## run A
// radar
 module radar(  input clk, input rst, input echo, input [1:0] boton_cambiar_grados, output done, output trigger,
 output [15:0] distance, output PWM, input ultra);
 servo   servo( .clk (clk), .rst(rst), .PWM(PWM), .boton_cambiar_grados(boton_cambiar_grados));
 ultrasonido1 ultrasonido2( .ultra(ultra), .clk(clk), .rst(rst),  .echo(echo), .done(done), .trigger(trigger),.distance(distance));
 endmodule
==> flow/config.mk <==
export PLATFORM = sky130hd
export DESIGN_NAME = radar
export DESIGN_NICKNAME = radar
export VERILOG_FILES = /design/flow/design.v
export SDC_FILE = /design/flow/constraint.sdc
export NUM_CORES = 4
export LEC_CHECK = 0
export ABC_AREA = 1
export CAP_MARGIN = 20
export CELL_PAD_IN_SITES_GLOBAL_PLACEMENT = 0
export CORE_ASPECT_RATIO = 1.78
export CORE_MARGIN = 2
export CORE_UTILIZATION = 72
export CTS_CLUSTER_DIAMETER = 393
export CTS_CLUSTER_SIZE = 100
export GPL_ROUTABILITY_DRIVEN = 0
export PLACE_DENSITY_LB_ADDON = 0.01
export SETUP_SLACK_MARGIN = 5.0
export SLEW_MARGIN = 20
export TNS_END_PERCENT = 80
==> flow/constraint.sdc <==
create_clock -name core_clock -period 20.2 [get_ports {clk}]
set_input_delay 4.0400 -clock core_clock [delete_from_list [all_inputs] [get_ports {clk}]]
set_output_delay 4.0400 -clock core_clock [all_outputs]
set_load 0.01 [all_outputs]
run.sh (not shown) runs the stock make flow with config.mk's settings and CLKGATE_MAP_FILE=.
Run A failed in global routing (5_1_grt) with DPL-0038.
The following lists how run B was set up differently from run A:
Settings: a deleted SETUP_SLACK_MARGIN that had been 5.0; a change of TNS_END_PERCENT from 80 to 25; a deleted CTS_CLUSTER_SIZE that had been 100.
==> comparison <==
- Every stage of the flow completed for run B, and the final layout passed the timing, design-rule and antenna checks.
- Going from run A to run B, post-synthesis share of cell area spent on full adders, half adders and majority gates has remained practically unchanged, number of enable-type register cells in the synthesized netlist was more or less identical, share of synthesized cell area in and-or and or-and compound cells about even, count of buffers inserted at the top-level ports held, post-synth design cell area saw little to no change.
- The number of cell instances after yosys synthesis was comparable across run B and run A.
- Delta (run B minus run A): die area essentially unchanged; worst slack at placement now sits at about the same level; yosys synthesis chip area held steady; post-cts repair resize count has decreased.
Input changes introduced in run C (baseline for comparison: run B):
Settings: CELL_PAD_IN_SITES_GLOBAL_PLACEMENT: 0 -> unset; CORE_ASPECT_RATIO: 1.78 -> unset; TNS_END_PERCENT: 25 -> unset; CORE_UTILIZATION: 72 -> 17; GPL_ROUTABILITY_DRIVEN: 0 -> unset; CTS_CLUSTER_DIAMETER: 393 -> unset; PLACE_DENSITY_LB_ADDON: 0.01 -> unset; ABC_AREA: 1 -> unset; the clock period (ns, I/O delays scaled along): 20.2 -> 32.8.
[summary]
- Taking run B as the reference point, the total routing usage reported by global routing of run C falls by 33 points.
- The mean instance size in the synthesized netlist number comes out lower for run B vs run C.
- Changes observed in run C relative to run B: area after synthesis now smaller, worst setup slack now larger, relative area of non-clock buffer cells in the final design now larger, final clock period utilization by the worst path now smaller.
- Between run B and run C, the flow reports number of logic inverters in the finished layout decreasing by more than half.
- | minimum hold slack | run B vs run C | ≈ equal |
For run D, these inputs were changed with respect to run C:
Settings: putting PLACE_DENSITY at 0.87 where nothing was set; putting ABC_AREA at 1 where nothing was set; putting CTS_CLUSTER_DIAMETER at 348 where nothing was set; swapping 17 for 72 in CORE_UTILIZATION; putting CTS_CLUSTER_SIZE at 100 where nothing was set; putting TNS_END_PERCENT at 10 where nothing was set; swapping 32.8 for 13.9 in the clock period (ns, I/O delays scaled along).
--- outcome ---
- The log for run D ends in clock tree synthesis (4_1_cts) with error DPL-0038, so the run never completed.
- Every stage of the flow completed for run C, and the final layout passed the timing, design-rule and antenna checks.
- The higher count of placed standard cells including taps came out of run D.
- Run D vs. run C: gate count of the mapped netlist grew by about 37%, area of the die shrank by 74%, row count shrank by 62, area share of and/or/nand/nor cells after synthesis grew by 27 points, area fraction in full adders, half adders and majority gates shrank by 1.0 points.
- Across both runs, summed standard-cell area reported by yosys was higher for run D than for run C.
- The post-synthesis xor/xnor area fraction reported for run D is smaller than that of run C by 7.7 points.
- Looking at area fraction in compound gates after synthesis, run D sits below run C.
- Run D ended up with simple AND/OR/NAND/NOR gates as its dominant combinational cell family by area after synthesis; run C ended up with AND-OR/OR-AND gates.
